## alu
module alu(
    input clk,
    input rst,
    input [31:0] op_a,         
    input [31:0] op_b,         
    input [2:0] op_code,       
    input mode_fp,             
    input round_mode,          
    input start,               
    output reg [31:0] result,  
    output reg valid_out,      
    output reg [4:0] flags     
);
Size in the first run: ~5500 cells after synthesis, about 46000 um2 of cells after synthesis.
clock: 10.0 ns
lec_check: 0
cap_margin: 10
cell_pad_in_sites_detail_placement: 2
cell_pad_in_sites_global_placement: 2
core_aspect_ratio: 0.64
core_margin: 6
core_utilization: 58
cts_cluster_diameter: 309
hold_slack_margin: 0.25
max_routing_layer: met4
place_density: 0.43
setup_slack_margin: 0.96
slew_margin: 20
run.sh (not shown) runs the stock make flow with config.mk's settings and CLKGATE_MAP_FILE=.
The baseline did not get past 3_1_place_gp_skip_io, error GPL-0301.
Rerun with:
Settings changed: CAP_MARGIN 10 to 20, CELL_PAD_IN_SITES_DETAIL_PLACEMENT 2 to unset, CELL_PAD_IN_SITES_GLOBAL_PLACEMENT 2 to unset, CORE_ASPECT_RATIO 0.64 to unset, CORE_MARGIN 6 to 2, CORE_UTILIZATION 58 to 51, CTS_CLUSTER_DIAMETER 309 to unset, CTS_CLUSTER_SIZE set to 97, HOLD_SLACK_MARGIN 0.25 to unset, MAX_ROUTING_LAYER met4 to unset, PLACE_DENSITY 0.43 to unset, SETUP_SLACK_MARGIN 0.96 to unset.
Clock period 10.0 ns to 12.2 ns, I/O delays scaled along.
=> The changed run finished with negative setup slack left; area after synthesis is unchanged; die area goes up by 7.2%; synthesized cell count stays the same.
Rerun with:
Settings changed: CORE_UTILIZATION 51 to 30, CTS_CLUSTER_SIZE 97 to unset.
Clock period 12.2 ns to 14.7 ns, I/O delays scaled along.
Effect: Now the flow passed the timing, DRC and antenna checks. Via count decreases by 2.1%. Routed wire length increases by about 1.5%. Cell count increases by 9.5%. Worst hold slack gains 6.5 ps.


Starting RTL as in the previous note.
Settings: LEC_CHECK=0, ABC_AREA=0, CAP_MARGIN=20, CELL_PAD_IN_SITES_DETAIL_PLACEMENT=2, CELL_PAD_IN_SITES_GLOBAL_PLACEMENT=2, CORE_MARGIN=2, CORE_UTILIZATION=64, GPL_TIMING_DRIVEN=1, MAX_ROUTING_LAYER=met5, PLACE_DENSITY=0.51, SETUP_SLACK_MARGIN=3.16, SLEW_MARGIN=20; clock period 13.1 ns.
The starting point ended with an error in global placement without I/O.
Rerun with:
ABC_AREA = default   (was 0)
CELL_PAD_IN_SITES_DETAIL_PLACEMENT = 1   (was 2)
CELL_PAD_IN_SITES_GLOBAL_PLACEMENT = default   (was 2)
CORE_UTILIZATION = 40   (was 64)
GPL_TIMING_DRIVEN = default   (was 1)
MAX_ROUTING_LAYER = met4   (was met5)
PLACE_DENSITY = default   (was 0.51)
SETUP_SLACK_MARGIN = default   (was 3.16)
TNS_END_PERCENT = 35   (was default)
clock period = 15.2 ns   (was 13.1 ns; I/O delays follow)
- With this change the flow completed without violations
- area after synthesis is unchanged
- die area goes up by about 60%
- synthesized cell count stays the same
Rerun with:
ABC_AREA = 0   (was default)
CELL_PAD_IN_SITES_DETAIL_PLACEMENT = default   (was 1)
CORE_ASPECT_RATIO = 0.88   (was default)
CORE_UTILIZATION = 56   (was 40)
CTS_CLUSTER_SIZE = 64   (was default)
PLACE_DENSITY = 0.87   (was default)
TNS_END_PERCENT = default   (was 35)
clock period = 21.5 ns   (was 15.2 ns; I/O delays follow)
Total power fell by well over a third.
Via count fell by a few percent.
Area after synthesis stays the same.
Rerun with:
ABC_AREA = default   (was 0)
CORE_ASPECT_RATIO = default   (was 0.88)
CORE_UTILIZATION = 35   (was 56)
CTS_CLUSTER_SIZE = default   (was 64)
MAX_ROUTING_LAYER = default   (was met4)
PLACE_DENSITY = default   (was 0.87)
clock period = 15.2 ns   (was 21.5 ns; I/O delays follow)
- fmax climbs by 34%
- critical path depth drops by 10
- via count is about the same
- setup slack gets worse by 1.4 ns
Rerun with:
ABC_AREA = 1   (was default)
CORE_UTILIZATION = 72   (was 35)
CTS_CLUSTER_DIAMETER = 348   (was default)
CTS_CLUSTER_SIZE = 98   (was default)
PLACE_DENSITY = 0.36   (was default)
TNS_END_PERCENT = 10   (was default)
clock period = 10.5 ns   (was 15.2 ns; I/O delays follow)
With this change the flow stopped in global routing with ODB-0269.
Synthesized area falls by 3.5%.
Die area falls by 53%.
Synthesized cell count rises by 6.9%.
Rerun with:
ABC_AREA = default   (was 1)
CORE_UTILIZATION = 35   (was 72)
CTS_CLUSTER_DIAMETER = default   (was 348)
CTS_CLUSTER_SIZE = default   (was 98)
PLACE_DENSITY = default   (was 0.36)
TNS_END_PERCENT = default   (was 10)
clock period = 14.7 ns   (was 10.5 ns; I/O delays follow)
Now the flow ran to the end with no violations.
Die size is higher by 110%.
Synthesized area is higher by 3.6%.
Synthesized cell count is lower by 6.4%.


== main ==
alu again, from the RTL that the note above started with.
clock: 12.2 ns
lec_check: 0
abc_area: 0
cap_margin: 20
core_aspect_ratio: 1.13
core_margin: 3
core_utilization: 70
cts_cluster_diameter: 356
cts_cluster_size: 45
gpl_routability_driven: 1
gpl_timing_driven: 1
max_routing_layer: met4
place_density_lb_addon: 0.02
setup_slack_margin: 3.22
slew_margin: 20
main got as far as global routing (5_1_grt), where a tool error ended the run.
The inputs of the feature branch differ from those of main as listed below.
- clearing GPL_ROUTABILITY_DRIVEN, which used to be 1
- clearing SETUP_SLACK_MARGIN, which used to be 3.22
- clearing CTS_CLUSTER_SIZE, which used to be 45
- clearing CTS_CLUSTER_DIAMETER, which used to be 356
- clearing CORE_ASPECT_RATIO, which used to be 1.13
- swapping 70 for 13 in CORE_UTILIZATION
- clearing MAX_ROUTING_LAYER, which used to be met4
- clearing ABC_AREA, which used to be 0
- clearing PLACE_DENSITY_LB_ADDON, which used to be 0.02
- clearing GPL_TIMING_DRIVEN, which used to be 1
- swapping 3 for 2 in CORE_MARGIN
- swapping 12.2 for 19.7 in the clock period (ns, I/O delays scaled along)
## What came out
Of main and the feature branch, just one finished clean: the feature branch. Comparing main against the feature branch, there is no change at all in number of sinks driven by the clock tree. The feature branch vs. main: number of setup buffers added after CTS went down by 61. Going from main to the feature branch, the die area was enlarged. | post-synthesis chip area from yosys | main vs the feature branch | ≈ equal |. Changes observed in the feature branch relative to main: placed cell count rose about 46%; height of the die increased 320 um; post-placement cell area moved up.
No activity file was given, so power comes from the tool's default toggle rates.
